--- design/flow/design.v ---
`timescale 1ns / 1ps
module DEJITTER#(
		parameter	C_HOLD_BIT_NUMBER	=	16,
		parameter	C_INPUT_POLARITY	=	1'b0
	)
	(
    input           sys_clk,
    input           sys_rst,		
    input			signal_in,
    output			signal_out
    );
    reg	[C_HOLD_BIT_NUMBER - 1 : 0]	signal_hold;
    always @(posedge sys_clk) begin
    	if(sys_rst) begin
    		signal_hold <= {C_HOLD_BIT_NUMBER{!C_INPUT_POLARITY}};
    	end else begin
    		signal_hold <= {signal_hold[C_HOLD_BIT_NUMBER - 2 : 0],signal_in};
    	end
    end
    assign	signal_out	=	(signal_hold == {C_HOLD_BIT_NUMBER{C_INPUT_POLARITY}}) ? C_INPUT_POLARITY : !C_INPUT_POLARITY;
endmodule
`timescale 1ns / 1ps
module BLE_CTRL(
    input           sys_clk,
    input           sys_rst,	
 	input			motor_state,
 	input			motor_direction,
 	input			motor_alarm_reset,
 	output			fwd,
 	output			rev,
 	output			stop_mode,
 	output			m0,
 	output			m1,
 	output			alarm_reset,
 	input			speed_out,
 	input			alarm_out_n	
    );
	assign			m0	=	0;
	assign			m1	=	0;
	reg				o_fwd;
	reg				o_rev;
	always @(posedge sys_clk) begin
		if (sys_rst) begin 
			o_fwd	<=	0;
			o_rev	<=	0;
		end
		else if (motor_alarm_reset) begin 
			o_fwd	<=	0;
			o_rev	<=	0;
		end
		else if(motor_state) begin
			o_fwd	<=	motor_direction;
			o_rev	<=	~motor_direction;
		end else begin
			o_fwd	<=	0;
			o_rev	<=	0;
		end
	end
	assign			fwd	=	o_fwd;
	assign			rev	=	o_rev;
	reg				o_stop_mode;
	always @(posedge sys_clk) begin
		if(sys_rst) begin
			o_stop_mode <= 0;
		end else if(motor_alarm_reset) begin
			o_stop_mode <= 1;
		end else begin
			o_stop_mode <= 0;
		end
	end
	assign	stop_mode	=	o_stop_mode;
	reg	[31:0]			tmie_cnt;
	localparam			TIME_10S	=	32'h3B9A_CA00,
						TIME_10MS	=	32'h001E_8480,
						TIME_10US	=	32'h0000_07D0;
	reg					o_alarm_reset;
	always @(posedge sys_clk) begin 
		if(sys_rst) begin
			tmie_cnt <= 0;
		end else if(!alarm_out_n) begin
			tmie_cnt <= tmie_cnt + 1;
		end else if (motor_alarm_reset || alarm_reset) begin
			tmie_cnt <= 0;
		end
		else
			tmie_cnt <= tmie_cnt;
	end					
	always @(posedge sys_clk) begin
		if(sys_rst) begin
			o_alarm_reset <= 0;
		end else if(motor_alarm_reset) begin
			o_alarm_reset <= 1;
		end else if (tmie_cnt > TIME_10US) begin
			o_alarm_reset <= 1;
		end
		else 
			o_alarm_reset <= 0;
	end
	assign	alarm_reset	=	o_alarm_reset;
endmodule
`timescale 1ns / 1ps
module DAC_CTRL  #(   
    parameter C_AXI_ID_WIDTH       = 4,         
    parameter C_AXI_ADDR_WIDTH     = 32,        
    parameter C_AXI_DATA_WIDTH     = 64,        
    parameter C_AXI_NBURST_SUPPORT = 1'b0,      
    parameter C_AXI_BURST_TYPE     = 2'b00,     
    parameter WATCH_DOG_WIDTH      = 12,         
    parameter C_ADDR_SUMOFFSET     =   32'h0000_1000,
    parameter C_ADDR_MOTOR2ETH     =   32'h0000_0000,       
    parameter C_ADDR_ETH2MOTOR     =   32'hE000_0000    
)(    
    input                               sys_clk,
    input                               sys_rst,
   	output                            	saxi_wready,  
   	input [C_AXI_ID_WIDTH-1:0]        	saxi_wid,     
   	input [C_AXI_ADDR_WIDTH-1:0]      	saxi_waddr,   
   	input [7:0]                       	saxi_wlen,    
   	input [2:0]                       	saxi_wsize,   
   	input [1:0]                       	saxi_wburst,  
   	input [1:0]                       	saxi_wlock,   
   	input [3:0]                       	saxi_wcache,  
   	input [2:0]                       	saxi_wprot,   
   	input                             	saxi_wvalid,  
   	output                            	saxi_wd_wready,   
   	input [C_AXI_DATA_WIDTH-1:0]      	saxi_wd_wdata,     
   	input [C_AXI_DATA_WIDTH/8-1:0]    	saxi_wd_wstrb,     
   	input                             	saxi_wd_wlast,     
   	input                             	saxi_wd_wvalid,    
   	output  [C_AXI_ID_WIDTH-1:0]      	saxi_wb_bid,      
   	output  [1:0]                     	saxi_wb_bresp,    
   	output                            	saxi_wb_bvalid,   
   	input                             	saxi_wb_bready,   
   	output                            	saxi_rready,      
   	input [C_AXI_ID_WIDTH-1:0]        	saxi_rid,         
   	input [C_AXI_ADDR_WIDTH-1:0]      	saxi_raddr,       
   	input [7:0]                       	saxi_rlen,        
   	input [2:0]                       	saxi_rsize,       
   	input [1:0]                       	saxi_rburst,      
   	input [1:0]                       	saxi_rlock,       
   	input [3:0]                       	saxi_rcache,      
   	input [2:0]                       	saxi_rprot,       
   	input                             	saxi_rvalid,      
   	output  [C_AXI_ID_WIDTH-1:0]       	saxi_rd_rid,      
   	output  [1:0]                      	saxi_rd_rresp,    
   	output                             	saxi_rd_rvalid,   
   	output  [C_AXI_DATA_WIDTH-1:0]     	saxi_rd_rdata,    
   	output                             	saxi_rd_rlast,    
   	input                              	saxi_rd_rready,    
	input                               maxi_wready,  
	output [C_AXI_ID_WIDTH-1:0]         maxi_wid,     
	output [C_AXI_ADDR_WIDTH-1:0]       maxi_waddr,   
	output [7:0]                        maxi_wlen,    
	output [2:0]                        maxi_wsize,   
	output [1:0]                        maxi_wburst,  
	output [1:0]                        maxi_wlock,   
	output [3:0]                        maxi_wcache,  
	output [2:0]                        maxi_wprot,   
	output                              maxi_wvalid,  
	input                               maxi_wd_wready,   
	output [C_AXI_DATA_WIDTH-1:0]       maxi_wd_wdata,     
	output [C_AXI_DATA_WIDTH/8-1:0]     maxi_wd_wstrb,     
	output                              maxi_wd_wlast,     
	output                              maxi_wd_wvalid,    
	input  [C_AXI_ID_WIDTH-1:0]         maxi_wb_bid,      
	input  [1:0]                        maxi_wb_bresp,    
	input                               maxi_wb_bvalid,   
	output                              maxi_wb_bready,   
	input                               maxi_rready,      
	output [C_AXI_ID_WIDTH-1:0]         maxi_rid,         
	output [C_AXI_ADDR_WIDTH-1:0]       maxi_raddr,       
	output [7:0]                        maxi_rlen,        
	output [2:0]                        maxi_rsize,       
	output [1:0]                        maxi_rburst,      
	output [1:0]                        maxi_rlock,       
	output [3:0]                        maxi_rcache,      
	output [2:0]                        maxi_rprot,       
	output                              maxi_rvalid,      
	input  [C_AXI_ID_WIDTH-1:0]         maxi_rd_bid,      
	input  [1:0]                        maxi_rd_rresp,    
	input                               maxi_rd_rvalid,   
	input  [C_AXI_DATA_WIDTH-1:0]       maxi_rd_rdata,    
	input                               maxi_rd_rlast,    
	output                              maxi_rd_rready,    
 	output								sclk,
 	output								sync_n,
 	output								sdin,
 	output								reset_n,
 	input								sdo,
 	output								motor_state,
 	output								motor_direction,
 	output								motor_alarm_reset,
 	input								alarm_in_n,
 	input								alarm_reset,
 	output								trig_ad_convst
    );
	reg								sclk_p;
	reg								sclk_n;	
	reg								o_sync_n;
	reg								o_sdin;
	reg								o_reset_n;
	reg								o_motor_state;
	reg								o_moter_direction;
	reg								o_alarm_reset;
	reg								o_trig_ad;
	assign							sclk		=	sclk_p & sclk_n	;	
	assign							sync_n		=	o_sync_n;
	assign							sdin		=	o_sdin	;	
	assign							reset_n		=	o_reset_n;	
	assign                          motor_state     	=   o_motor_state;
	assign                          motor_direction 	=   o_moter_direction;
	assign							motor_alarm_reset	=	o_alarm_reset;
	assign							trig_ad_convst		=	o_trig_ad;
	reg [C_AXI_ID_WIDTH-1:0]        s_wr_wid;
	reg [C_AXI_ADDR_WIDTH-1:0]      s_wr_waddr;
	reg [7:0]                       s_wr_wlen;
	reg [1:0]                       s_wr_wburst;
	reg                             s_wr_wready;
	reg [C_AXI_DATA_WIDTH-1:0]      s_wd_wdata;
	reg [C_AXI_DATA_WIDTH/8-1:0]    s_wd_wstrb;
	reg                             s_wd_wready;
	reg								s_wb_bvalid;
	reg	[C_AXI_ID_WIDTH-1:0]      	s_wb_bid;
	reg [1:0]                     	s_wb_bresp;
	reg [C_AXI_ID_WIDTH-1:0]        s_rr_rid;
	reg [C_AXI_ADDR_WIDTH-1:0]      s_rr_raddr;
	reg [7:0]                       s_rr_rlen;
	reg [2:0]                       s_rr_rsize;
	reg [1:0]                       s_rr_rburst;
	reg                             s_rr_rready;
	reg [C_AXI_ID_WIDTH-1:0]        s_rd_rid;
	reg [1:0]                       s_rd_rresp;
	reg								s_rd_rvalid;
	reg [C_AXI_DATA_WIDTH-1:0]     	s_rd_rdata;  
	reg 							s_rd_rlast;
	function integer clogb2 (input integer bit_depth);              
	begin                                                           
	for(clogb2=0; bit_depth>0; clogb2=clogb2+1)                   
	  bit_depth = bit_depth >> 1;                                 
	end                                                           
	endfunction 
	localparam	[2:0]	AXI_SIZE	=	clogb2(C_AXI_DATA_WIDTH/8-1);
	localparam 	[7:0]	AXI_ADDR_INC	=	C_AXI_DATA_WIDTH/8;
	localparam	[2:0]	SUM_SIZE	=	clogb2(32/C_AXI_DATA_WIDTH-1);
	localparam  [3:0]               S_WRITE_IDLE     = 4'd0, 
									S_WRITE_ADDR     = 4'd1,
									S_WRITE_DATA     = 4'd2,                                        
									S_WRITE_RESPONSE = 4'd3,
									S_WRITE_TIME_OUT = 4'd4,
									DAC_RESET        = 4'd5,
									DAC_SYNC         = 4'd6,
									DAC_WRITE        = 4'd7,
									DAC_READ         = 4'd8;                               
   reg [8:0]                       s_write_state,
									s_write_next;
	reg [WATCH_DOG_WIDTH : 0]       s_wt_watch_dog_cnt;          
 	reg [7:0]                       s_write_data_cnt;	
 	reg								trig_write_start;
	always @(posedge sys_clk) begin
		if(sys_rst) begin
			trig_write_start <= 0;
		end else begin
			trig_write_start <= saxi_wvalid;
		end
	end
	reg		flag_dac_reset_over;
	reg		flag_dac_sync_over;
	reg		flag_dac_write_over;
	reg		flag_dac_read_over;
	always @(posedge sys_clk) begin
		if(sys_rst) begin
			s_write_state <= 9'b0_0010_0000;	 
		end else begin
			s_write_state	<= s_write_next;
		end
	end
	always @(*) begin
		s_write_next	=	0;		 
		case (1)
			s_write_state[S_WRITE_IDLE]	:	begin 
				if (trig_write_start)
					s_write_next[S_WRITE_ADDR]		=	1;
				else
					s_write_next[S_WRITE_IDLE]		=	1;
			end
			s_write_state[S_WRITE_ADDR]	:	begin 
				if (saxi_wready && saxi_wvalid)
					s_write_next[S_WRITE_DATA]		=	1;
				else
					s_write_next[S_WRITE_ADDR]		=	1;
			end
			s_write_state[S_WRITE_DATA] :	begin 
				if (flag_read_over)
					s_write_next[S_WRITE_RESPONSE]	=	1;
				else
					s_write_next[S_WRITE_DATA]		=	1;
			end
			s_write_state[S_WRITE_RESPONSE]	:	begin 
				if (saxi_wb_bvalid && saxi_wb_bready)
					s_write_next[DAC_READ]			=	1;		 
				else
					s_write_next[S_WRITE_RESPONSE]	=	1;			
			end
			s_write_state[S_WRITE_TIME_OUT] :	begin 
					s_write_next[S_WRITE_IDLE]		=	1;
			end
			s_write_state[DAC_RESET]	:	begin 
				if (flag_dac_reset_over)
					s_write_next[S_WRITE_IDLE]		=	1;
				else
					s_write_next[DAC_RESET]			=	1;
			end	
			s_write_state[DAC_SYNC]		:	begin 
				if (flag_dac_sync_over)
					s_write_next[DAC_WRITE]			=	1;
				else
					s_write_next[DAC_SYNC]			=	1;
			end							
			s_write_state[DAC_WRITE]	:	begin 
				if (flag_dac_write_over)
					s_write_next[DAC_READ]			=	1;
				else
					s_write_next[DAC_WRITE]			=	1;
			end
			s_write_state[DAC_READ]		:	begin 
				if (flag_dac_read_over)
					s_write_next[S_WRITE_IDLE]		=	1;
				else
					s_write_next[DAC_SYNC]			=	1;		 
			end
			default : s_write_next[S_WRITE_IDLE]		=	1;
		endcase
	end	
	reg	[4:0]	sclk_cnt;
	localparam	TIME_RESET	=	5'd4,	 
				TIME_SYNC	=	5'd10,	 
				BIT_SDI		=	5'd24;	
	reg	[9:0]	dac_voltage;	
	localparam	MOTOR_ENABLE	=	16'hEAEA,
				MOTOR_POSITVE	=	16'h1EAF,
				ALARM_RESET		=	16'hAAED;
	localparam	DAC_SUCCESS		=	16'hFBFB;
	localparam	ALARM_OUT		=	16'hAAAA;
	reg	[23:0]	dac_code;
	reg [23:0]	dac_read;
	localparam	DAC_CMD_WRITE	=	4'd3,
				DAC_CMD_READ	=	4'd9,
				DAC_VO_ALL		=	4'd9,
				DAC_VO_A		=	4'd1;	
	reg	[2:0]	read_in_cnt;
	reg			dac_complete;
	reg [31:0]	time_set;
	reg			flag_read_over;
	always @(posedge sys_clk) begin
		if(sys_rst) begin
			dac_voltage	<=	0;
			time_set	<=	0;
			sclk_cnt	<=	0;
			read_in_cnt	<=	0;
			o_reset_n	<=	1'b1;
			o_sync_n	<=	1'b1;
			o_sdin		<=	1'b0;
			dac_read	<=	0;
			dac_code	<=	0;
			dac_complete	<=	1'b0;
			flag_dac_read_over	<=	1'b0;
			flag_dac_sync_over	<=	1'b0;
			flag_dac_write_over	<=	1'b0;
			flag_dac_reset_over	<=	1'b0;
			flag_read_over		<=	1'b0;
			o_motor_state		<=	1'b0;
			o_moter_direction	<=	1'b1;
			o_alarm_reset		<=	1'b0;
		end else begin
			case (1)
				s_write_next[S_WRITE_IDLE]	:	begin 
												sclk_cnt	<=	0;
												read_in_cnt	<=	0;
												dac_voltage	<=	dac_voltage;
												o_reset_n	<=	1;
												o_sync_n	<=	1;
												o_sdin		<=	0;
												dac_read	<=	0;
												dac_complete		<=	0;
												flag_dac_read_over	<=	0;
												flag_dac_sync_over	<=	0;
												flag_dac_write_over	<=	0;
												flag_dac_reset_over	<=	0;
												flag_read_over		<=	0;
												o_motor_state	<=	alarm_reset ? 0 : o_motor_state;
				end	
				s_write_next[S_WRITE_DATA]	:	begin 
												if (saxi_wd_wvalid && saxi_wd_wready)
													sclk_cnt	<=	sclk_cnt + 1;
												else
													sclk_cnt	<=	sclk_cnt;
												case (sclk_cnt)
													5'd1	:	begin 
														o_motor_state		<=	(s_wd_wdata[63:48] == MOTOR_ENABLE);
														o_moter_direction	<=	(s_wd_wdata[47:32] == MOTOR_POSITVE);
														dac_voltage			<=	 s_wd_wdata[25:16];
														o_alarm_reset		<=	(s_wd_wdata[15:00] == ALARM_RESET);															
													end
													5'd2	:	begin 
														time_set			<=	s_wd_wdata[63:32];
														flag_read_over		<=	1;
													end
													default :  ;
												endcase											
				end
				s_write_next[S_WRITE_RESPONSE]	:	begin 
												sclk_cnt	<=	0;																		
				end
				s_write_next[DAC_RESET]			:	begin 
												if (sclk_cnt == TIME_RESET) begin 
													flag_dac_reset_over <=  1;
													sclk_cnt			<=	0;
												end
												else begin 
													if (!sclk_p && sclk_n)
														sclk_cnt	<=	sclk_cnt + 1;
													else
														sclk_cnt	<=	sclk_cnt;													
												end
												o_reset_n          	<=  !(sclk_cnt  < TIME_RESET);												
				end
				s_write_next[DAC_SYNC]			:	begin 
												if ((sclk_cnt == TIME_SYNC - 1) && (!sclk_p && sclk_n)) begin 
													flag_dac_sync_over 	<=  1;
													sclk_cnt			<=	0;
													o_sync_n			<=	0;
												end
												else begin 
													if (!sclk_p && sclk_n)
														sclk_cnt	<=	sclk_cnt + 1;
													else
														sclk_cnt	<=	sclk_cnt;													
												end	
				end
				s_write_next[DAC_WRITE]			:	begin 
												flag_dac_sync_over 	<=  0;
												if ((sclk_cnt == BIT_SDI - 1) && (!sclk_p && sclk_n)) begin 
													flag_dac_write_over <=  1;
													sclk_cnt			<=	0;
													o_sdin				<=	0;
													o_sync_n			<=	1;
												end
												else begin 
													if (!sclk_p && sclk_n) begin 
														o_sdin	<=	dac_code[23 - (sclk_cnt + 1)];
														sclk_cnt	<=	sclk_cnt + 1;
													end														
													else begin 
														sclk_cnt	<=	sclk_cnt;
														o_sdin		<=	(sclk_cnt == 0) ? dac_code[23] : o_sdin;
													end																											
												end
												if (read_in_cnt == 3 && sclk_p && !sclk_n)		 
													dac_read[23 - sclk_cnt]	<=	sdo;
												else
													dac_read	<=	dac_read;
				end
				s_write_next[DAC_READ]			:	begin 
												flag_dac_write_over <=  0;
												read_in_cnt			<=	read_in_cnt + 1;
												case (read_in_cnt)
													3'd0	:	dac_code	<=	{DAC_CMD_WRITE,DAC_VO_ALL,dac_voltage,6'd0};	 
													3'd1	:	dac_code	<=	{DAC_CMD_READ,DAC_VO_A,10'd0,6'd0};				 
													3'd2	:	dac_code	<=	0;												 
													3'd3	:	begin 
																dac_complete		<=	{dac_read[11:2] == dac_voltage};		 
																flag_dac_read_over	<=	1;
													end 
													default :  ;
												endcase
				end
				default :  ;
			endcase
		end
	end
reg	[31:0]	trig_cnt;
always @(posedge sys_clk) begin
	if(sys_rst) begin
		 trig_cnt	<=	0;
		 o_trig_ad	<=	0;
	end else begin
		 if (motor_state) begin 
		 	if (trig_cnt == time_set) begin 
			 	trig_cnt	<=	0;
			 	o_trig_ad	<=	1;		 		
		 	end
		 	else begin 
		 		trig_cnt	<=	trig_cnt + 1;
			 	o_trig_ad	<=	0;	
		 	end
		 end
		 else begin 
		 	trig_cnt	<=	0;
		 	o_trig_ad	<=	0;
		 end
	end
end
	reg	[7:0]	time_cnt;
	localparam	TIME_SCLK		=	8'd5;	 
	always @(posedge sys_clk) if (sys_rst) begin time_cnt <= 0; end else begin
		if (time_cnt == TIME_SCLK - 1)
			time_cnt	<=	0;
		else
			time_cnt	<=	time_cnt + 1;
	end
	always @(posedge sys_clk) if (sys_rst) begin sclk_p <= 1'b1; end else begin
			sclk_p	<=	(time_cnt <= 2);
	end
	always @(negedge sys_clk) if (sys_rst) begin sclk_n <= 1'b1; end else begin
			sclk_n	<=	(time_cnt <= 2);
	end	
	always @(posedge sys_clk) begin
		if(sys_rst) begin
			 s_wt_watch_dog_cnt	<=	0;
		end else begin
			 if (s_write_state != s_write_next)
			 	s_wt_watch_dog_cnt	<=	0;
			 else
			 	s_wt_watch_dog_cnt	<=	s_wt_watch_dog_cnt + 1; 
		end
	end	
	always @(posedge sys_clk) if (sys_rst) begin s_wr_wready <= 1'b0; end else begin
		if (s_write_state[S_WRITE_IDLE] && s_write_next[S_WRITE_ADDR])
			s_wr_wready	<=	1;
		else
			s_wr_wready	<=	0;
	end
	always @(posedge sys_clk) begin
		if(sys_rst) begin
			 s_wr_wid	<=	0;
		end else begin
			 if (saxi_wvalid && saxi_wready)
			 	s_wr_wid	<=	saxi_wid;
			 else
			 	s_wr_wid	<=	s_wr_wid;
		end
	end
	always @(posedge sys_clk) begin
		if(sys_rst) begin
			 s_wr_wlen	<=	0;
		end else begin
			 if (saxi_wvalid && saxi_wready)
			 	s_wr_wlen	<=	saxi_wlen + 1;
			 else
			 	s_wr_wlen	<=	s_wr_wlen;
		end
	end	
	always @(posedge sys_clk) begin
		if(sys_rst) begin
			s_wr_wburst	<=	0;
		end else begin
			s_wr_wburst	<=	saxi_wburst;	
		end
	end	
	assign	saxi_wready	=	s_wr_wready;
	always @(posedge sys_clk) if (sys_rst) begin s_write_data_cnt <= 0; end else begin
		if (s_write_next[S_WRITE_IDLE])
			s_write_data_cnt	<=	0;
		else if (s_write_state[S_WRITE_ADDR] && s_write_next[S_WRITE_DATA])		 
			s_write_data_cnt	<=	saxi_wlen;
		else if (saxi_wd_wvalid && saxi_wd_wready)
			s_write_data_cnt	<=	s_write_data_cnt - 1;
		else
			s_write_data_cnt	<=	s_write_data_cnt;
	end
	always @(posedge sys_clk) if (sys_rst) begin s_wd_wready <= 1'b0; end else begin
		if (s_write_state[S_WRITE_DATA] && s_write_next[S_WRITE_DATA])
			s_wd_wready	<=	saxi_wd_wvalid;		 
		else
			s_wd_wready	<=	0;
	end	
	always @(posedge sys_clk) begin
		if(sys_rst) begin
			 s_wd_wdata     <= 0;			 
		end else begin
			if (saxi_wd_wready && saxi_wd_wvalid)
				s_wd_wdata	<=	saxi_wd_wdata;		 
			else
				s_wd_wdata	<=	s_wd_wdata;
		end
	end
	assign	saxi_wd_wready	=	s_wd_wready;
	always @(posedge sys_clk) if (sys_rst) begin s_wb_bvalid <= 1'b0; end else begin
		if (s_write_next[S_WRITE_RESPONSE])
			s_wb_bvalid <= 1;
		else
			s_wb_bvalid <= 0;
	end
	assign	saxi_wb_bvalid	=	s_wb_bvalid;
	assign	saxi_wb_bid		=	0;	 
	assign	saxi_wb_bresp	=	2'b0;	 
	reg	[C_AXI_ID_WIDTH-1:0]		m_wid;
	reg	[C_AXI_ADDR_WIDTH-1:0]		m_waddr;
	reg	[7:0]						m_wlen;
	reg	[1:0]						m_wburst;
	reg								m_wvalid;
	reg	[C_AXI_DATA_WIDTH-1:0]		m_wd_wdata;
	reg	[C_AXI_DATA_WIDTH/8-1:0]	m_wd_wstrb;
	reg								m_wd_wlast;
	reg								m_wd_wvalid;
	reg								m_wb_ready;
	localparam  [3:0]               M_WRITE_IDLE     = 4'd0, 
									M_WRITE_ADDR     = 4'd1,
									M_WRITE_DATA     = 4'd2,										
									M_WRITE_RESPONSE = 4'd3,
									M_WRITE_TIME_OUT = 4'd4;								
       reg [4:0]                       m_write_state,
									m_write_next;
	reg [WATCH_DOG_WIDTH : 0]       m_wt_watch_dog_cnt;      
	reg	[7:0]						m_write_data_cnt;    
	reg                             trig_m_write_start;
	reg								flag_sum;
	reg 		alarm_in_n_d;
	reg			alarm_reset_d;
	always @(posedge sys_clk) if (sys_rst) begin alarm_in_n_d <= 1'b0; alarm_reset_d <= 1'b0; end else begin
		alarm_in_n_d	<=	alarm_in_n;
		alarm_reset_d	<=	alarm_reset;
	end
	always @(posedge sys_clk) begin
		if(sys_rst) begin
			trig_m_write_start <= 0;
		end else begin
			trig_m_write_start <= flag_sum;			 
		end
	end
	always @(posedge sys_clk) if (sys_rst) begin flag_sum <= 1'b0; end else begin
		if(maxi_wb_bvalid && maxi_wb_bready) begin
			 flag_sum <= 0;
		end else begin
			 flag_sum <= (flag_dac_read_over || (alarm_in_n_d && !alarm_in_n) || (alarm_reset_d && !alarm_reset)) ? 1 : flag_sum;
		end
	end
	reg	[63:0]	data2eth;	
	reg	[31:0]	data_sum;
	reg	[15:0]	data_complete;
	reg [15:0]	alarm_complete;
	always @(posedge sys_clk) if (sys_rst) begin data2eth <= 0; data_sum <= 0; end else begin
		if(flag_sum) begin
			data2eth[63:48] <=	motor_state ? MOTOR_ENABLE : 0;
			data2eth[47:32]	<=	motor_direction ? MOTOR_POSITVE : 0;
			data2eth[31:16]	<=	dac_voltage;
			data2eth[15:00]	<=	!alarm_in_n ? ALARM_OUT : 0;
			data_sum		<=	data2eth[63:48] + data2eth[47:32] + data2eth[31:16] + data2eth[15:00] + data_complete + alarm_complete + time_set[31:16] + time_set[15:00]; 
		end else if (maxi_wb_bvalid && maxi_wb_bready) begin
			data2eth 	<=	0;
			data_sum	<=	0;
		end
		else begin 
			data2eth 	<=	data2eth;
			data_sum	<=	data_sum;			
		end
	end
	always @(posedge sys_clk) if (sys_rst) begin data_complete <= 0; end else begin
		if(flag_dac_read_over) begin
			data_complete <= dac_complete ? DAC_SUCCESS : 0;
		end else begin
			data_complete <= data_complete;
		end
	end
	always @(posedge sys_clk) if (sys_rst) begin alarm_complete <= 0; end else begin
		if(alarm_reset_d && !alarm_reset)
			alarm_complete <= ALARM_RESET;
		else if (!flag_sum && maxi_wb_bvalid && maxi_wb_bready)
			alarm_complete <= 0;
		else 
			alarm_complete <= alarm_complete;
	end	
	always @(posedge sys_clk) begin
		if(sys_rst) begin
			m_write_state <= 1;
		end else begin
			m_write_state	<= m_write_next;
		end
	end
always @(*) begin
		m_write_next	=	0;		 
		case (1)
			m_write_state[M_WRITE_IDLE]	:	begin 
				if (trig_m_write_start)
					m_write_next[M_WRITE_ADDR]		=	1;
				else
					m_write_next[M_WRITE_IDLE]		=	1;
			end
			m_write_state[M_WRITE_ADDR]	:	begin 
				if (maxi_wready && maxi_wvalid)
					m_write_next[M_WRITE_DATA]		=	1;
				else
					m_write_next[M_WRITE_ADDR]		=	1;
			end
			m_write_state[M_WRITE_DATA] :	begin 
				if (maxi_wd_wvalid && maxi_wd_wready && maxi_wd_wlast)
					m_write_next[M_WRITE_RESPONSE]	=	1;
				else
					m_write_next[M_WRITE_DATA]		=	1;
			end
			m_write_state[M_WRITE_RESPONSE]	:	begin 
				if (maxi_wb_bvalid && maxi_wb_bready && flag_sum)
					m_write_next[M_WRITE_ADDR]		=	1;
				else if (maxi_wb_bvalid && maxi_wb_bready)
					m_write_next[M_WRITE_IDLE]		=	1;
				else
					m_write_next[M_WRITE_RESPONSE]	=	1;			
			end
			m_write_state[M_WRITE_TIME_OUT] :	begin 
					m_write_next[M_WRITE_IDLE]		=	1;
			end
			default : m_write_next[M_WRITE_IDLE]		=	1;
		endcase
	end	
	always @(posedge sys_clk) begin
		if(sys_rst) begin
			 m_wt_watch_dog_cnt	<=	0;
		end else begin
			 if (m_write_state != m_write_next)
			 	m_wt_watch_dog_cnt	<=	0;
			 else
			 	m_wt_watch_dog_cnt	<=	m_wt_watch_dog_cnt + 1; 
		end
	end
	always @(posedge sys_clk) if (sys_rst) begin m_waddr <= 0; m_wvalid <= 1'b0; end else begin
		 if (m_write_state[M_WRITE_ADDR] && m_write_next[M_WRITE_ADDR]) begin
			m_waddr	<=	flag_sum ? (C_ADDR_MOTOR2ETH + C_ADDR_SUMOFFSET) : C_ADDR_MOTOR2ETH;	 
		 	m_wvalid	<=	1;
		 end
		 else begin 
		 	m_waddr	<=	m_waddr;
		 	m_wvalid	<=	0;			 	
		 end
	end
	always @(posedge sys_clk) begin
		if(sys_rst) begin
			 m_wid	<=	0;
		end else begin
			 if (m_write_state[M_WRITE_IDLE] && m_write_next[M_WRITE_ADDR])
			 	m_wid	<=	m_wid + 1;
			 else
			 	m_wid	<=	m_wid;
		end
	end
	always @(posedge sys_clk) begin
		if(sys_rst) begin
			 m_wlen	<=	0;
		end else begin
			 if (m_write_state[M_WRITE_ADDR] && m_write_next[M_WRITE_ADDR])
			 	m_wlen	<=	flag_sum ? (1 - 1) : (2 - 1);			 			 
			 else
			 	m_wlen	<=	m_wlen;
		end
	end	
	assign	maxi_wid	=	m_wid;
	assign	maxi_waddr	=	m_waddr;
	assign	maxi_wlen	=	m_wlen;
	assign	maxi_wsize	=	AXI_SIZE;
	assign	maxi_wburst	=	C_AXI_BURST_TYPE;
	assign	maxi_wvalid	=	m_wvalid;
	assign	maxi_wlock	=	2'b0;
	assign	maxi_wcache	=	4'b0;
	assign	maxi_wprot	=	3'b0;	
	always @(posedge sys_clk) if (sys_rst) begin m_write_data_cnt <= 0; end else begin
		if (m_write_next[M_WRITE_IDLE])
			m_write_data_cnt	<=	0;
		else if (m_write_state[M_WRITE_ADDR] && m_write_next[M_WRITE_DATA])
			m_write_data_cnt	<=	maxi_wlen;
		else if (maxi_wd_wvalid && maxi_wd_wready)
			m_write_data_cnt	<=	m_write_data_cnt - 1;
		else
			m_write_data_cnt	<=	m_write_data_cnt;
	end
	always @(posedge sys_clk) if (sys_rst) begin m_wd_wdata <= 0; end else begin
		if (m_write_state[M_WRITE_DATA] && m_write_next[M_WRITE_DATA])
			if (flag_sum)
				m_wd_wdata	<=	data_sum;
			else 
				if (maxi_wd_wvalid && maxi_wd_wready)
					case (m_write_data_cnt - 1)
						8'd0	:	m_wd_wdata	<=	{data_complete,alarm_complete,time_set};		
						default : 	m_wd_wdata	<=	0;
					endcase
				else if (m_write_data_cnt == maxi_wlen)
					m_wd_wdata	<=	data2eth;
				else
					m_wd_wdata	<=	m_wd_wdata;
		else begin 
			m_wd_wdata	<=	0;				 	
		end
	end
	always @(posedge sys_clk) if (sys_rst) begin m_wd_wvalid <= 1'b0; end else begin
		 if (m_write_state[M_WRITE_DATA] && m_write_next[M_WRITE_DATA]) begin 
		 	m_wd_wvalid	<=	1;	 				 
		 end 
		 else begin 
		 	m_wd_wvalid	<=	0;				 	
		 end		
	end		
	always @(posedge sys_clk) if (sys_rst) begin m_wd_wlast <= 1'b0; end else begin
		 if (m_write_state[M_WRITE_DATA] && m_write_next[M_WRITE_DATA]) begin 
		 	m_wd_wlast	<=	(maxi_wlen == 0) ? 1 : (m_write_data_cnt == 1 && maxi_wd_wvalid && maxi_wd_wready);	 				 
		 end 
		 else begin 
		 	m_wd_wlast	<=	0;				 	
		 end		
	end	
	always @(posedge sys_clk) begin
		if(sys_rst) begin
			m_wd_wstrb	<=	0;
		end else begin
			if (m_write_state[M_WRITE_DATA] && m_write_next[M_WRITE_DATA])
				m_wd_wstrb	<=	{(C_AXI_DATA_WIDTH/8){1'b1}};
			else
				m_wd_wstrb	<=	0;
		end
	end
	assign	maxi_wd_wdata	=	m_wd_wdata;
	assign	maxi_wd_wstrb	=	m_wd_wstrb;
	assign	maxi_wd_wlast	=	m_wd_wlast;
	assign	maxi_wd_wvalid	=	m_wd_wvalid;
	always @(posedge sys_clk) if (sys_rst) begin m_wb_ready <= 1'b0; end else begin
		if (m_write_state[M_WRITE_RESPONSE] && !m_wb_ready)
			m_wb_ready <= maxi_wb_bvalid;
		else
			m_wb_ready <= 0;
	end
	assign	maxi_wb_bready	=	m_wb_ready;	
	assign	saxi_rready		=	1'b0;
	assign	saxi_rd_rid		=	0;
	assign	saxi_rd_rresp	=	2'b0;
	assign	saxi_rd_rvalid	=	1'b0;
	assign	saxi_rd_rdata	=	0;
	assign	saxi_rd_rlast	=	1'b0;
	assign	maxi_rid		=	0;
	assign	maxi_raddr		=	0;
	assign	maxi_rlen		=	8'b0;
	assign	maxi_rsize		=	3'b0;
	assign	maxi_rburst		=	2'b0;
	assign	maxi_rlock		=	2'b0;
	assign	maxi_rcache		=	4'b0;
	assign	maxi_rprot		=	3'b0;
	assign	maxi_rvalid		=	1'b0;
	assign	maxi_rd_rready	=	1'b0;
endmodule
`timescale 1ns / 1ps
module MOTOR_TOP#(   
    parameter C_AXI_ID_WIDTH       = 4,         
    parameter C_AXI_ADDR_WIDTH     = 16,        
    parameter C_AXI_DATA_WIDTH     = 64,        
    parameter C_AXI_NBURST_SUPPORT = 1'b0,      
    parameter C_AXI_BURST_TYPE     = 2'b00,     
    parameter WATCH_DOG_WIDTH      = 12,         
    parameter C_ADDR_SUMOFFSET     =   32'h0000_1000,
    parameter C_ADDR_MOTOR2ETH     =   32'h0000_0000,       
    parameter C_ADDR_ETH2MOTOR     =   32'hE000_0000    
)(    
    input                               sys_clk,
    input                               sys_rst,
   	output                            	saxi_wready,  
   	input [C_AXI_ID_WIDTH-1:0]        	saxi_wid,     
   	input [C_AXI_ADDR_WIDTH-1:0]      	saxi_waddr,   
   	input [7:0]                       	saxi_wlen,    
   	input [2:0]                       	saxi_wsize,   
   	input [1:0]                       	saxi_wburst,  
   	input [1:0]                       	saxi_wlock,   
   	input [3:0]                       	saxi_wcache,  
   	input [2:0]                       	saxi_wprot,   
   	input                             	saxi_wvalid,  
   	output                            	saxi_wd_wready,   
   	input [C_AXI_DATA_WIDTH-1:0]      	saxi_wd_wdata,     
   	input [C_AXI_DATA_WIDTH/8-1:0]    	saxi_wd_wstrb,     
   	input                             	saxi_wd_wlast,     
   	input                             	saxi_wd_wvalid,    
   	output  [C_AXI_ID_WIDTH-1:0]      	saxi_wb_bid,      
   	output  [1:0]                     	saxi_wb_bresp,    
   	output                            	saxi_wb_bvalid,   
   	input                             	saxi_wb_bready,   
   	output                            	saxi_rready,      
   	input [C_AXI_ID_WIDTH-1:0]        	saxi_rid,         
   	input [C_AXI_ADDR_WIDTH-1:0]      	saxi_raddr,       
   	input [7:0]                       	saxi_rlen,        
   	input [2:0]                       	saxi_rsize,       
   	input [1:0]                       	saxi_rburst,      
   	input [1:0]                       	saxi_rlock,       
   	input [3:0]                       	saxi_rcache,      
   	input [2:0]                       	saxi_rprot,       
   	input                             	saxi_rvalid,      
   	output  [C_AXI_ID_WIDTH-1:0]       	saxi_rd_rid,      
   	output  [1:0]                      	saxi_rd_rresp,    
   	output                             	saxi_rd_rvalid,   
   	output  [C_AXI_DATA_WIDTH-1:0]     	saxi_rd_rdata,    
   	output                             	saxi_rd_rlast,    
   	input                              	saxi_rd_rready,    
	input                               maxi_wready,  
	output [C_AXI_ID_WIDTH-1:0]         maxi_wid,     
	output [C_AXI_ADDR_WIDTH-1:0]       maxi_waddr,   
	output [7:0]                        maxi_wlen,    
	output [2:0]                        maxi_wsize,   
	output [1:0]                        maxi_wburst,  
	output [1:0]                        maxi_wlock,   
	output [3:0]                        maxi_wcache,  
	output [2:0]                        maxi_wprot,   
	output                              maxi_wvalid,  
	input                               maxi_wd_wready,   
	output [C_AXI_DATA_WIDTH-1:0]       maxi_wd_wdata,     
	output [C_AXI_DATA_WIDTH/8-1:0]     maxi_wd_wstrb,     
	output                              maxi_wd_wlast,     
	output                              maxi_wd_wvalid,    
	input  [C_AXI_ID_WIDTH-1:0]         maxi_wb_bid,      
	input  [1:0]                        maxi_wb_bresp,    
	input                               maxi_wb_bvalid,   
	output                              maxi_wb_bready,   
	input                               maxi_rready,      
	output [C_AXI_ID_WIDTH-1:0]         maxi_rid,         
	output [C_AXI_ADDR_WIDTH-1:0]       maxi_raddr,       
	output [7:0]                        maxi_rlen,        
	output [2:0]                        maxi_rsize,       
	output [1:0]                        maxi_rburst,      
	output [1:0]                        maxi_rlock,       
	output [3:0]                        maxi_rcache,      
	output [2:0]                        maxi_rprot,       
	output                              maxi_rvalid,      
	input  [C_AXI_ID_WIDTH-1:0]         maxi_rd_bid,      
	input  [1:0]                        maxi_rd_rresp,    
	input                               maxi_rd_rvalid,   
	input  [C_AXI_DATA_WIDTH-1:0]       maxi_rd_rdata,    
	input                               maxi_rd_rlast,    
	output                              maxi_rd_rready,    
 	output								sclk,
 	output								sync_n,
 	output								sdin,
 	output								reset_n,
 	input								sdo,
 	output			fwd,
 	output			rev,
 	output			stop_mode,
 	output			m0,
 	output			m1,
 	output			alarm_reset,
 	input			speed_out,
 	input			alarm_out_n,
 	output			trig_ad_convst
    );
	wire 	alarm_in_n;
	wire	motor_state;
	wire	motor_direction;
	wire	motor_alarm_reset;
	BLE_CTRL inst_BLE_CTRL
		(
			.sys_clk           (sys_clk),
			.sys_rst           (sys_rst),
			.motor_state       (motor_state),
			.motor_direction   (motor_direction),
			.motor_alarm_reset (motor_alarm_reset),
			.fwd               (fwd),
			.rev               (rev),
			.stop_mode         (stop_mode),
			.m0                (m0),
			.m1                (m1),
			.alarm_reset       (alarm_reset),
			.speed_out         (speed_out),
			.alarm_out_n       (alarm_in_n)
		);
	DAC_CTRL #(
			.C_AXI_ID_WIDTH(C_AXI_ID_WIDTH),
			.C_AXI_ADDR_WIDTH(C_AXI_ADDR_WIDTH),
			.C_AXI_DATA_WIDTH(C_AXI_DATA_WIDTH),
			.C_AXI_NBURST_SUPPORT(C_AXI_NBURST_SUPPORT),
			.C_AXI_BURST_TYPE(C_AXI_BURST_TYPE),
			.WATCH_DOG_WIDTH(WATCH_DOG_WIDTH),
			.C_ADDR_SUMOFFSET(C_ADDR_SUMOFFSET),
			.C_ADDR_MOTOR2ETH(C_ADDR_MOTOR2ETH),
			.C_ADDR_ETH2MOTOR(C_ADDR_ETH2MOTOR)
		) inst_DAC_CTRL (
			.sys_clk           (sys_clk),
			.sys_rst           (sys_rst),
			.saxi_wready       (saxi_wready),
			.saxi_wid          (saxi_wid),
			.saxi_waddr        (saxi_waddr),
			.saxi_wlen         (saxi_wlen),
			.saxi_wsize        (saxi_wsize),
			.saxi_wburst       (saxi_wburst),
			.saxi_wlock        (saxi_wlock),
			.saxi_wcache       (saxi_wcache),
			.saxi_wprot        (saxi_wprot),
			.saxi_wvalid       (saxi_wvalid),
			.saxi_wd_wready    (saxi_wd_wready),
			.saxi_wd_wdata     (saxi_wd_wdata),
			.saxi_wd_wstrb     (saxi_wd_wstrb),
			.saxi_wd_wlast     (saxi_wd_wlast),
			.saxi_wd_wvalid    (saxi_wd_wvalid),
			.saxi_wb_bid       (saxi_wb_bid),
			.saxi_wb_bresp     (saxi_wb_bresp),
			.saxi_wb_bvalid    (saxi_wb_bvalid),
			.saxi_wb_bready    (saxi_wb_bready),
			.saxi_rready       (saxi_rready),
			.saxi_rid          (saxi_rid),
			.saxi_raddr        (saxi_raddr),
			.saxi_rlen         (saxi_rlen),
			.saxi_rsize        (saxi_rsize),
			.saxi_rburst       (saxi_rburst),
			.saxi_rlock        (saxi_rlock),
			.saxi_rcache       (saxi_rcache),
			.saxi_rprot        (saxi_rprot),
			.saxi_rvalid       (saxi_rvalid),
			.saxi_rd_rid       (saxi_rd_rid),
			.saxi_rd_rresp     (saxi_rd_rresp),
			.saxi_rd_rvalid    (saxi_rd_rvalid),
			.saxi_rd_rdata     (saxi_rd_rdata),
			.saxi_rd_rlast     (saxi_rd_rlast),
			.saxi_rd_rready    (saxi_rd_rready),
			.maxi_wready       (maxi_wready),
			.maxi_wid          (maxi_wid),
			.maxi_waddr        (maxi_waddr),
			.maxi_wlen         (maxi_wlen),
			.maxi_wsize        (maxi_wsize),
			.maxi_wburst       (maxi_wburst),
			.maxi_wlock        (maxi_wlock),
			.maxi_wcache       (maxi_wcache),
			.maxi_wprot        (maxi_wprot),
			.maxi_wvalid       (maxi_wvalid),
			.maxi_wd_wready    (maxi_wd_wready),
			.maxi_wd_wdata     (maxi_wd_wdata),
			.maxi_wd_wstrb     (maxi_wd_wstrb),
			.maxi_wd_wlast     (maxi_wd_wlast),
			.maxi_wd_wvalid    (maxi_wd_wvalid),
			.maxi_wb_bid       (maxi_wb_bid),
			.maxi_wb_bresp     (maxi_wb_bresp),
			.maxi_wb_bvalid    (maxi_wb_bvalid),
			.maxi_wb_bready    (maxi_wb_bready),
			.maxi_rready       (maxi_rready),
			.maxi_rid          (maxi_rid),
			.maxi_raddr        (maxi_raddr),
			.maxi_rlen         (maxi_rlen),
			.maxi_rsize        (maxi_rsize),
			.maxi_rburst       (maxi_rburst),
			.maxi_rlock        (maxi_rlock),
			.maxi_rcache       (maxi_rcache),
			.maxi_rprot        (maxi_rprot),
			.maxi_rvalid       (maxi_rvalid),
			.maxi_rd_bid       (maxi_rd_bid),
			.maxi_rd_rresp     (maxi_rd_rresp),
			.maxi_rd_rvalid    (maxi_rd_rvalid),
			.maxi_rd_rdata     (maxi_rd_rdata),
			.maxi_rd_rlast     (maxi_rd_rlast),
			.maxi_rd_rready    (maxi_rd_rready),
			.sclk              (sclk),
			.sync_n            (sync_n),
			.sdin              (sdin),
			.reset_n           (reset_n),
			.sdo               (sdo),
			.motor_state       (motor_state),
			.motor_direction   (motor_direction),
			.motor_alarm_reset (motor_alarm_reset),
			.alarm_in_n        (alarm_in_n),
			.alarm_reset       (alarm_reset),
			.trig_ad_convst    (trig_ad_convst)
		);
	DEJITTER #(
			.C_HOLD_BIT_NUMBER(16),
			.C_INPUT_POLARITY(0)
		) inst_DEJITTER (
			.sys_clk    (sys_clk),
			.sys_rst    (sys_rst),
			.signal_in  (alarm_out_n),
			.signal_out (alarm_in_n)
		);
endmodule
--- design/flow/run.sh ---
#!/bin/bash
# the make line also repeats each setting of config.mk as NAME=value (left out here)
make -C /OpenROAD-flow-scripts/flow DESIGN_CONFIG=/design/flow/config.mk WORK_HOME=/design/flow/orfs CLKGATE_MAP_FILE= finish
--- design/flow/config.mk ---
export PLATFORM = sky130hd
export DESIGN_NAME = MOTOR_TOP
export DESIGN_NICKNAME = MOTOR_TOP
export VERILOG_FILES = /design/flow/design.v
export SDC_FILE = /design/flow/constraint.sdc
export NUM_CORES = 4
export LEC_CHECK = 0
export CAP_MARGIN = 20
export CORE_ASPECT_RATIO = 1.16
export CORE_MARGIN = 2
export CORE_UTILIZATION = 69
export CTS_CLUSTER_SIZE = 16
export GPL_ROUTABILITY_DRIVEN = 1
export MIN_ROUTING_LAYER = met1
export PLACE_DENSITY_LB_ADDON = 0.27
export SETUP_SLACK_MARGIN = 0.65
export SLEW_MARGIN = 20
--- design/flow/constraint.sdc ---
create_clock -name core_clock -period 6.18 [get_ports {sys_clk}]
set_input_delay 1.2360 -clock core_clock [delete_from_list [all_inputs] [get_ports {sys_clk}]]
set_output_delay 1.2360 -clock core_clock [all_outputs]
set_load 0.01 [all_outputs]
==> flow_summary.yaml, run 1 <==
# generated from flow reports
final_layout:
  final_util: 0.777
  synthToLayoutAreaGrowth_pct: 11.2
  finalNetCount: 2600
logic_synthesis:
  syn-instance-count: 2147
  ys_seq_frac: 0.379
  syn-cell-area_sq_um: 18300
  aoi_share: 0.127
  synth_stat.cells: 2147
  synthMuxAreaShare: 0.0134
  top_area_frac: 0.379
  synth.most_common_cell: "dfxtp_1"
  area_leaders: "dfxtp_1, buf_4, nand2_1"
  yosys.area.top_type: "dfxtp_1"
  synth_flops: 347
  synth.avg_cell_area_sq_um: 8.54
  xor_share: 0.0492
  yosysWarningCount: 3
  synth.logic.top_family: "simple AND/OR/NAND/NOR gates"
  synth-edff-count: 0
  yosysUniqueCellTypes: 78
  simple_gate_area_frac: 0.205
  synthArstFlopShare: 0
  ys_area_sq_um: 18300
  ys_top_cells_by_count: "dfxtp_1, nand2_1, buf_4, a21oi_1, nor2_1"
  fa_ha_area_frac: 0.106
  ff_type: "dfxtp_1"
power:
  switchingPower_w: 0.00102
  clkPwrFrac: 0.469
  pg_clk_w: 0.00217
  leakage_nw: 7.82
  powerDensity_nw_per_um2: 226
  p_seq_frac: 0.490
  power_leader: "registers"
  combPwrFrac: 0.041
  ir_drop_mv: 0.211
  powerComb_w: 0.000189
  finalPower_w: 0.00462
  intPower_w: 0.00360
  p_seq_w: 0.00226
  p_sw_frac: 0.220
outcome:
  status: "finished clean"
setup_path:
  regToRegStartpoint: "inst_DAC_CTRL.data2eth[44]"
  ff2ff_path_depth: 15
  critPathMaxStageDelay_ns: 0.33
  required_ns: 4.94
  worst-setup-path-type: "reg -> out"
  cp.buffers_inverters: 1
  path_max_fanout: 4
  end_kind: "output pin"
  arrival_ns: 4.26
  cp-start-kind: "flip-flop"
  crit_start: "inst_DAC_CTRL.sclk_n"
  crit_path_end: "sclk"
  crit_family: "flip-flops"
  r2r_end: "inst_DAC_CTRL.data_sum[15]"
  path_depth: 2
  rrSetupSlack_ns: 0.94
  slowest_stage: "dfxtp_2"
  worstPathCellList: "and2_1 -> buf_2"
global_route:
  grt_max_degree: 82
  grt_pass1_wl_mm: 74.2
  antenna_found_initial: 0
  grt_pass1_vias: 14600
  overflow: 0
  grt_usage: 0.326
detailed_routing:
  highest_layer: "met4"
  viasPerCell: 5.92
  detail_route.iter0.violations: 1196
  wl_met3_mm: 3.27
  firstDrtPassIters: 6
  wl_per_cell_microns: 18.2
  antenna_left: 0
  vias: 15300
  drc: 0
  met2WireLength_mm: 23.0
  antennaDiodeCount: 0
  wl_met1_mm: 18.3
  detail_route.wirelength_mm: 47.0
floorplanning:
  fp.coreArea_sq_um: 26300
  die_width_microns: 155
  ios: 504
  die_y_microns: 180
  rows: 64
  die_area_sq_um: 27900
  initCoreUtil: 0.698
cts:
  cts-root-buf: "clkbuf_16"
  cts_made_buffers: 35
  tritoncts: "built"
  cts.sinks: 347
  holdBufCountCts: 0
  clkTransAtPathRegs_ns: 0.05
  htreeDepth: 2
  clk-insertion-delay-late_ns: 0.57
  clockBufferDepth: 3
min_path:
  hp-class: "reg -> reg"
  hold_depth: 1
  min_to: "inst_DEJITTER.signal_hold[13]"
  min_from: "inst_DEJITTER.signal_hold[12]"
placed_design:
  io_buffers: 156
  hpwl_mm: 33.5
  place_ws_ns: 0.843
  gp_congestion: 0.959
sta:
  report.final.slew_viol_count: 0
  finalSetupTns_ns: 0
  fin_worst_skew_ns: 0.0521
  final-setup-viol-count: 0
  finalWorstSetupSlack_ns: 0.687
  worst_pin_slew_ns: 0.982
  slew_headroom: 0.344
  rsz0062_at_grt: "no"
  hold_viol: 0
run:
  maxCapViolCount: 0
  warning_count: 225
-- cell type report --
cell class                 count  area [sq um]
fill                        1818          5870
timing repair buffer         173          1690
clock inverter                13           154
clock buffer                  46          1020
inverter                      88           330
sequential                   347          6950
tap                          330           413
multi-input combinational   1582          9850
-- routing by layer --
metal | track usage | up-vias
li1 | - | 7132
met1 | 0.403 | 7310
met2 | 0.560 | 667
met3 | 0.0432 | 149
met4 | 0.159 | 0
met5 | 0 | -
-- timing repair --
action	in CTS	in global routing
buffers inserted	0	0
resized	5	3
pin swaps	0	0
setup endpoints to repair	1	1
-- through the flow --
step	hold slack, ns	area [sq um]	cells
after global routing	0.467	20400	2579
after detailed placement	0.438	19200	2521
after global placement	0.421	19200	2521
after floorplan	0.417	19000	2311
after CTS	0.451	20400	2579
final	0.446	20400	2579
==> run 2: changes to the inputs <==
- ABC_AREA: not set -> 1
- CAP_MARGIN: 20 -> 5
- CORE_ASPECT_RATIO: 1.16 -> 1.45
- CORE_UTILIZATION: 69 -> 72
- CTS_CLUSTER_SIZE: 16 -> 72
- HOLD_SLACK_MARGIN: not set -> -0.1
- PLACE_DENSITY_LB_ADDON: 0.27 -> not set
- SETUP_SLACK_MARGIN: 0.65 -> 0.28
- clock period: 6.18 -> 4.66 ns (I/O delays scaled with it)
==> flow_summary.yaml, run 2 <==
# generated from flow reports
power:
  finalPower_w: 0.00664
  ir_drop_mv: 0.377
  switchingPower_w: 0.00185
  powerDensity_nw_per_um2: 304
  p_seq_frac: 0.463
  p_sw_frac: 0.279
  clkPwrFrac: 0.405
  pg_clk_w: 0.00269
  power_leader: "registers"
  intPower_w: 0.00479
  p_seq_w: 0.00308
  combPwrFrac: 0.131
  leakage_nw: 8.97
  powerComb_w: 0.000872
placed_design:
  gp_congestion: 0.984
  place_ws_ns: 0.147
  hpwl_mm: 41.4
  io_buffers: 156
cts:
  clk-insertion-delay-late_ns: 0.61
  cts_made_buffers: 31
  htreeDepth: 1
  cts-root-buf: "clkbuf_16"
  clkTransAtPathRegs_ns: 0.06
  tritoncts: "built"
  cts.sinks: 347
  clockBufferDepth: 3
setup_path:
  end_kind: "output pin"
  r2r_end: "inst_DAC_CTRL.data_sum[13]"
  ff2ff_path_depth: 17
  worstPathCellList: "nand2_2 -> inv_2 -> buf_6"
  cp.buffers_inverters: 2
  rrSetupSlack_ns: 0.46
  crit_start: "inst_DAC_CTRL.sclk_n"
  cp-start-kind: "flip-flop"
  path_depth: 3
  arrival_ns: 3.47
  worst-setup-path-type: "reg -> out"
  critPathMaxStageDelay_ns: 0.32
  path_max_fanout: 2
  regToRegStartpoint: "inst_DAC_CTRL.data_complete[14]"
  required_ns: 3.73
  slowest_stage: "dfxtp_2"
  crit_family: "flip-flops"
  crit_path_end: "sclk"
logic_synthesis:
  simple_gate_area_frac: 0.254
  synthArstFlopShare: 0
  synth.avg_cell_area_sq_um: 7.26
  xor_share: 0.0106
  synth.logic.top_family: "simple AND/OR/NAND/NOR gates"
  yosysWarningCount: 3
  aoi_share: 0.126
  area_leaders: "dfxtp_1, nand2_1, buf_4"
  top_area_frac: 0.354
  synth-edff-count: 0
  synth.most_common_cell: "nand2_1"
  ff_type: "dfxtp_1"
  ys_seq_frac: 0.354
  synth_stat.cells: 2701
  synthMuxAreaShare: 0
  ys_top_cells_by_count: "nand2_1, dfxtp_1, inv_1, nor2_1, a21oi_1"
  synth_flops: 347
  yosysUniqueCellTypes: 55
  syn-instance-count: 2701
  fa_ha_area_frac: 0.0991
  yosys.area.top_type: "dfxtp_1"
  ys_area_sq_um: 19600
  syn-cell-area_sq_um: 19600
final_layout:
  final_util: 0.816
  combGateArea_sq_um: 10400
  finalNetCount: 3178
  synthToLayoutAreaGrowth_pct: 11.3
  seqCellArea_sq_um: 6960
  n_fill_cell: 1783
sta:
  hold_viol: 0
  report.final.slew_viol_count: 0
  final-setup-viol-count: 0
  worst_pin_slew_ns: 1.06
  fin_worst_skew_ns: 0.0363
  finalWorstSetupSlack_ns: 0.254
  slew_headroom: 0.287
  rsz0062_at_grt: "yes"
  finalSetupTns_ns: 0
detailed_routing:
  detail_route.wirelength_mm: 57.1
  viasPerCell: 5.85
  firstDrtPassIters: 6
  antenna_left: 0
  vias: 18500
  drc: 0
  wl_per_cell_microns: 18.0
  detail_route.iter0.violations: 1464
  antennaDiodeCount: 0
global_route:
  overflow: 0
  grt_max_degree: 90
  busiest_layer: "met2"
  antenna_found_initial: 0
  grtUsageMet2: 0.689
  grt_usage: 0.391
  met1_usage: 0.440
  grt_pass1_wl_mm: 89.8
  grt_pass1_vias: 18000
  met3_usage: 0.0561
min_path:
  hp-class: "reg -> reg"
  min_from: "inst_DEJITTER.signal_hold[1]"
  min_to: "inst_DEJITTER.signal_hold[2]"
  hold_depth: 2
floorplanning:
  fp.coreArea_sq_um: 26800
  die_width_microns: 141
  rows: 72
  die_y_microns: 203
  ios: 504
  die_area_sq_um: 28600
  initCoreUtil: 0.733
run:
  warning_count: 229
  maxCapViolCount: 0
outcome:
  status: "finished clean"
[run 2: layout make-up]
cell class / count / area share
Inverter: 316 / 0.0546
Clock inverter: 19 / 0.00883
Sequential cell: 347 / 0.319
Clock buffer: 40 / 0.0403
Multi-Input combinational cell: 1918 / 0.474
Timing Repair Buffer: 191 / 0.0840
Tap cell: 333 / 0.0191
[run 2: timing repair]
action                     4_1_cts  5_1_grt
gates resized                   15       30
hold buffers                     0        0
setup endpoints to repair       12       18
pin swaps                        1       10
buffers inserted                 3        5
[run 2: layer usage]
layer | up-vias | share of wire
li1 | 8583 | -
met4 | 0 | 0.070
met3 | 243 | 0.079
met5 | - | 0
met2 | 1037 | 0.50
met1 | 8632 | 0.35
[run 2: stage by stage]
stage / area [sq um] / cells / hold slack (ns)
floorplan: 20200 / 2865 / 0.391
detailed placement: 20600 / 3098 / 0.404
finish: 21800 / 3164 / 0.418
global placement: 20600 / 3098 / 0.395
global route: 21800 / 3164 / 0.441
CTS: 21700 / 3159 / 0.420
==> run 3: changes to the inputs <==
- ABC_AREA: 1 -> not set
- CAP_MARGIN: 5 -> 20
- CORE_ASPECT_RATIO: 1.45 -> not set
- CORE_UTILIZATION: 72 -> 62
- CTS_CLUSTER_SIZE: 72 -> 98
- GPL_ROUTABILITY_DRIVEN: 1 -> not set
- HOLD_SLACK_MARGIN: -0.1 -> not set
- MIN_ROUTING_LAYER: met1 -> not set
- SETUP_SLACK_MARGIN: 0.28 -> not set
- clock period: 4.66 -> 5.65 ns (I/O delays scaled with it)
==> flow_summary.yaml, run 3 <==
# generated from flow reports
outcome:
  status: "finished clean"
logic_synthesis:
  yosysUniqueCellTypes: 78
  synth.avg_cell_area_sq_um: 8.54
  simple_gate_area_frac: 0.205
  fa_ha_area_frac: 0.106
  syn-instance-count: 2147
  yosys.area.top_type: "dfxtp_1"
  top_area_frac: 0.379
  area_leaders: "dfxtp_1, buf_4, nand2_1"
  synth.most_common_cell: "dfxtp_1"
  ys_area_sq_um: 18300
  xor_share: 0.0492
  synth.logic.top_family: "simple AND/OR/NAND/NOR gates"
  synthArstFlopShare: 0
  ys_seq_frac: 0.379
  ys_top_cells_by_count: "dfxtp_1, nand2_1, buf_4, a21oi_1, nor2_1"
  synth_flops: 347
  syn-cell-area_sq_um: 18300
  yosysWarningCount: 3
  synth_stat.cells: 2147
  synthMuxAreaShare: 0.0134
  ff_type: "dfxtp_1"
  aoi_share: 0.127
  synth-edff-count: 0
sta:
  finalWorstSetupSlack_ns: 0.0900
  rsz0062_at_grt: "no"
  slew_headroom: 0.347
  finalSetupTns_ns: 0
  report.final.slew_viol_count: 0
  fin_worst_skew_ns: 0.0600
  final-setup-viol-count: 0
  worst_pin_slew_ns: 0.971
  hold_viol: 0
power:
  powerComb_w: 0.000206
  intPower_w: 0.00383
  p_seq_w: 0.00247
  combPwrFrac: 0.041
  finalPower_w: 0.00497
  switchingPower_w: 0.00114
  clkPwrFrac: 0.461
  ir_drop_mv: 0.249
  leakage_nw: 7.87
  p_sw_frac: 0.230
  pg_clk_w: 0.00229
  power_leader: "registers"
  powerDensity_nw_per_um2: 242
  p_seq_frac: 0.497
floorplanning:
  die_y_microns: 176
  die_width_microns: 176
  rows: 62
  ios: 504
  initCoreUtil: 0.634
  die_area_sq_um: 31000
  fp.coreArea_sq_um: 28900
cts:
  cts_made_buffers: 37
  clkTransAtPathRegs_ns: 0.06
  cts-resized-gates: 0
  htreeDepth: 2
  postCtsSetupRepairBufs: 0
  clockBufferDepth: 3
  cts.sinks: 347
  clk-insertion-delay-late_ns: 0.57
  cts-root-buf: "clkbuf_16"
  tritoncts: "built"
  holdBufCountCts: 0
min_path:
  min_from: "inst_DEJITTER.signal_hold[8]"
  hp-class: "reg -> reg"
  min_to: "inst_DEJITTER.signal_hold[9]"
  hold_depth: 1
detailed_routing:
  detail_route.wirelength_mm: 46.1
  detail_route.iter0.violations: 953
  antenna_left: 0
  drc: 0
  firstDrtPassIters: 6
  viasPerCell: 5.65
  vias: 15000
  wl_per_cell_microns: 17.4
placed_design:
  place_ws_ns: 0.545
  dp.cells: 2586
  placed_cell_area_sq_um: 19400
  gp_congestion: 0.995
  hpwl_mm: 33.8
  io_buffers: 156
setup_path:
  path_depth: 2
  worstPathCellList: "and2_1 -> clkdlybuf4s50_1"
  regToRegStartpoint: "inst_DAC_CTRL.data2eth[62]"
  crit_family: "buffers and inverters"
  critPathMaxStageDelay_ns: 0.54
  end_kind: "output pin"
  crit_start: "inst_DAC_CTRL.sclk_n"
  crit_path_end: "sclk"
  required_ns: 4.52
  cp-start-kind: "flip-flop"
  path_max_fanout: 4
  r2r_end: "inst_DAC_CTRL.data_sum[18]"
  worst-setup-path-type: "reg -> out"
  ff2ff_path_depth: 15
  rrSetupSlack_ns: 0.47
  cp.buffers_inverters: 1
  slowest_stage: "clkdlybuf4s50_1"
  arrival_ns: 4.43
final_layout:
  finalNetCount: 2613
  stdcell_count: 2651
  n_fill_cell: 2402
  combGateArea_sq_um: 9850
  seqCellArea_sq_um: 6950
  synthToLayoutAreaGrowth_pct: 11.9
  stdcell_area_sq_um: 20500
global_route:
  grt_pass1_wl_mm: 72.2
  grt_usage: 0.289
  grt_max_degree: 96
  grt_pass1_vias: 13900
  antenna_found_initial: 0
  overflow: 0
run:
  warning_count: 227
  maxCapViolCount: 0
-- run 3: stage by stage --
stage	util	hold WS, ns
2_1_floorplan	-	0.417
3_3_place_gp	0.669	0.423
3_5_place_dp	0.670	0.426
4_1_cts	0.709	0.437
5_1_grt	0.710	0.461
6_report	0.710	0.434
-- run 3: cell type report --
type	instances	share of cell area
multi-input cells	1582	0.480
flip-flops and latches	347	0.338
repair buffers	184	0.0865
clock buffers	48	0.0501
well taps	384	0.0234
inverters	88	0.0161
clock inverters	17	0.00585
diodes	1	0.000122
-- run 3: routing by layer --
| metal | track usage | routed length, microns | vias to the layer above |
|---|---|---|---|
| met5 | 0 | 0 | - |
| met4 | 0.108 | 1630 | 0 |
| met3 | 0.0461 | 2960 | 98 |
| met2 | 0.486 | 21900 | 555 |
| met1 | 0.377 | 19600 | 7154 |
| li1 | - | - | 7174 |
==> run 4: changes to the inputs <==
- CELL_PAD_IN_SITES_DETAIL_PLACEMENT: not set -> 2
- CORE_ASPECT_RATIO: not set -> 0.89
- CORE_UTILIZATION: 62 -> 52
- CTS_CLUSTER_DIAMETER: not set -> 277
- CTS_CLUSTER_SIZE: 98 -> 36
- GPL_TIMING_DRIVEN: not set -> 1
- MAX_ROUTING_LAYER: not set -> met5
- MIN_ROUTING_LAYER: not set -> met1
- PLACE_DENSITY_LB_ADDON: not set -> 0.06
- TNS_END_PERCENT: not set -> 40
- clock period: 5.65 -> 5.19 ns (I/O delays scaled with it)
==> flow_summary.yaml, run 4 <==
# flow metrics
outcome:
  status: "stopped before the end"
  outcome.stop_stage: "3_5_place_dp"
  error: "[ERROR DPL-0033] detailed placement checks failed during check placement."
logic_synthesis:
  synth.logic.top_family: "simple AND/OR/NAND/NOR gates"
  xor_share: 0.0492
  simple_gate_area_frac: 0.205
  fa_ha_area_frac: 0.106
  synthArstFlopShare: 0
  syn-instance-count: 2147
  ys_seq_frac: 0.379
  ys_area_sq_um: 18300
  synth.most_common_cell: "dfxtp_1"
  top_area_frac: 0.379
  aoi_share: 0.127
  yosys.area.top_type: "dfxtp_1"
  ys_top_cells_by_count: "dfxtp_1, nand2_1, buf_4, a21oi_1, nor2_1"
  ff_type: "dfxtp_1"
  yosysWarningCount: 3
  synth_flops: 347
  area_leaders: "dfxtp_1, buf_4, nand2_1"
  yosysUniqueCellTypes: 78
  synth-edff-count: 0
  synthMuxAreaShare: 0.0134
  synth.avg_cell_area_sq_um: 8.54
  syn-cell-area_sq_um: 18300
  synth_stat.cells: 2147
floorplanning:
  fp.coreArea_sq_um: 34600
  rows: 64
  ios: 504
  die_area_sq_um: 36800
  initCoreUtil: 0.530
  die_y_microns: 181
  die_width_microns: 203
placed_design:
  gp_congestion: 0.899
  io_buffers: 156
-- run 4: through the flow --
step | total power, W | area [sq um] | worst slack, ns
after floorplan | 0.00298 | 19000 | 0.575
after global placement | 0.00298 | 19600 | 0.333
==> run 5: changes to the inputs <==
- CAP_MARGIN: 20 -> 0
- CELL_PAD_IN_SITES_DETAIL_PLACEMENT: 2 -> not set
- CORE_ASPECT_RATIO: 0.89 -> not set
- CORE_UTILIZATION: 52 -> 72
- CTS_CLUSTER_DIAMETER: 277 -> not set
- CTS_CLUSTER_SIZE: 36 -> 13
- GPL_TIMING_DRIVEN: 1 -> not set
- HOLD_SLACK_MARGIN: not set -> 0.29
- MAX_ROUTING_LAYER: met5 -> not set
- MIN_ROUTING_LAYER: met1 -> not set
- PLACE_DENSITY: not set -> 0.35
- PLACE_DENSITY_LB_ADDON: 0.06 -> not set
- SETUP_SLACK_MARGIN: not set -> 0.72
- SLEW_MARGIN: 20 -> 40
- TNS_END_PERCENT: 40 -> not set
- clock period: 5.19 -> 4.99 ns (I/O delays scaled with it)
==> flow_summary.yaml, run 5 <==
# generated from flow reports
sta:
  finalSetupTns_ns: 0
  worst_pin_slew_ns: 0.910
  hold_viol: 0
  report.final.slew_viol_count: 0
  rsz0062_at_grt: "yes"
  fin_worst_skew_ns: 0.0799
  slew_headroom: 0.388
  final-setup-viol-count: 0
outcome:
  status: "finished clean"
setup_path:
  regToRegStartpoint: "inst_DAC_CTRL.data2eth[44]"
  path_max_fanout: 2
  path_depth: 2
  rrSetupSlack_ns: 0.52
  cp-start-kind: "flip-flop"
  ff2ff_path_depth: 15
  worstPathCellList: "and2_4 -> buf_6"
  worst-setup-path-type: "reg -> out"
  crit_start: "inst_DAC_CTRL.sclk_n"
  end_kind: "output pin"
  arrival_ns: 3.67
  critPathMaxStageDelay_ns: 0.34
  slowest_stage: "dfxtp_2"
  required_ns: 3.99
  cp.buffers_inverters: 1
  crit_family: "flip-flops"
  r2r_end: "inst_DAC_CTRL.data_sum[15]"
  crit_path_end: "sclk"
min_path:
  min_to: "inst_DAC_CTRL.m_wb_ready"
  hp-class: "reg -> reg"
  hold_depth: 1
  min_from: "inst_DAC_CTRL.m_wb_ready"
logic_synthesis:
  simple_gate_area_frac: 0.205
  syn-instance-count: 2147
  synth_stat.cells: 2147
  fa_ha_area_frac: 0.106
  synth_flops: 347
  yosysWarningCount: 3
  synth.avg_cell_area_sq_um: 8.54
  synth.logic.top_family: "simple AND/OR/NAND/NOR gates"
  aoi_share: 0.127
  ys_seq_frac: 0.379
  synth.most_common_cell: "dfxtp_1"
  synthArstFlopShare: 0
  yosys.area.top_type: "dfxtp_1"
  top_area_frac: 0.379
  yosysUniqueCellTypes: 78
  xor_share: 0.0492
  synth-edff-count: 0
  area_leaders: "dfxtp_1, buf_4, nand2_1"
  synthMuxAreaShare: 0.0134
  ys_top_cells_by_count: "dfxtp_1, nand2_1, buf_4, a21oi_1, nor2_1"
  syn-cell-area_sq_um: 18300
  ys_area_sq_um: 18300
  ff_type: "dfxtp_1"
final_layout:
  combGateArea_sq_um: 10200
  stdcell_area_sq_um: 21200
  n_fill_cell: 1541
  finalNetCount: 2649
  synthToLayoutAreaGrowth_pct: 15.7
  stdcell_count: 2632
  seqCellArea_sq_um: 6960
floorplanning:
  die_y_microns: 164
  rows: 58
  initCoreUtil: 0.731
  fp.coreArea_sq_um: 25100
  die_area_sq_um: 26800
  ios: 504
  die_width_microns: 164
detailed_routing:
  vias: 15600
  antenna_left: 0
  drc: 0
  detail_route.iter0.violations: 1633
  detail_route.wirelength_mm: 49.2
  wl_per_cell_microns: 18.7
  firstDrtPassIters: 6
  viasPerCell: 5.94
power:
  p_seq_w: 0.00280
  powerDensity_nw_per_um2: 272
  leakage_nw: 8.13
  p_seq_frac: 0.486
  clkPwrFrac: 0.472
  switchingPower_w: 0.00129
  powerComb_w: 0.000244
  combPwrFrac: 0.042
  pg_clk_w: 0.00272
  intPower_w: 0.00448
  ir_drop_mv: 0.360
  power_leader: "registers"
  p_sw_frac: 0.223
  finalPower_w: 0.00576
global_route:
  grt_usage: 0.351
  grt_max_degree: 189
  grt_pass1_vias: 14500
  grt_pass1_wl_mm: 74.8
  overflow: 0
  antenna_found_initial: 1
cts:
  cts_made_buffers: 37
  cts-root-buf: "clkbuf_16"
  htreeDepth: 2
  clockBufferDepth: 3
  tritoncts: "built"
  clkTransAtPathRegs_ns: 0.06
  cts.sinks: 347
  holdBufCountCts: 0
  clk-insertion-delay-late_ns: 0.59
run:
  maxCapViolCount: 0
  warning_count: 232
placed_design:
  gp_congestion: 0.936
  hpwl_mm: 33.9
  io_buffers: 156
  dp.cells: 2541
  placed_cell_area_sq_um: 19500
==> run 5: repair_timing <==
action	CTS	global route
resized	51	35
pin swaps	37	43
buffers inserted	15	12
setup endpoints to repair	11	26
==> run 5: final cells by class <==
cell class,count,area share
multi-input combinational,1582,0.482
sequential,347,0.328
timing repair buffer,220,0.0977
clock buffer,53,0.0508
tap,330,0.0195
inverter,88,0.0160
clock inverter,11,0.00590
antenna,1,0.000118
==> run 5: routing by layer <==
metal  routed length, microns  track usage  up-vias
met3                     3610       0.0513      165
li1                         -            -     7239
met4                     2220        0.162        0
met5                        0            0        -
met2                    24000        0.585      757
met1                    19400        0.451     7461
==> run 5: through the flow <==
| step | util | hold slack, ns | setup WS, ns |
|---|---|---|---|
| CTS | 0.835 | 0.443 | 0.341 |
| finish | 0.845 | 0.441 | 0.323 |
| global placement | 0.774 | 0.420 | 0.218 |
| detailed placement | 0.775 | 0.429 | 0.219 |
| floorplan | - | 0.417 | 0.704 |
| global route | 0.845 | 0.464 | 0.287 |
Power and IR drop assume default switching activity.
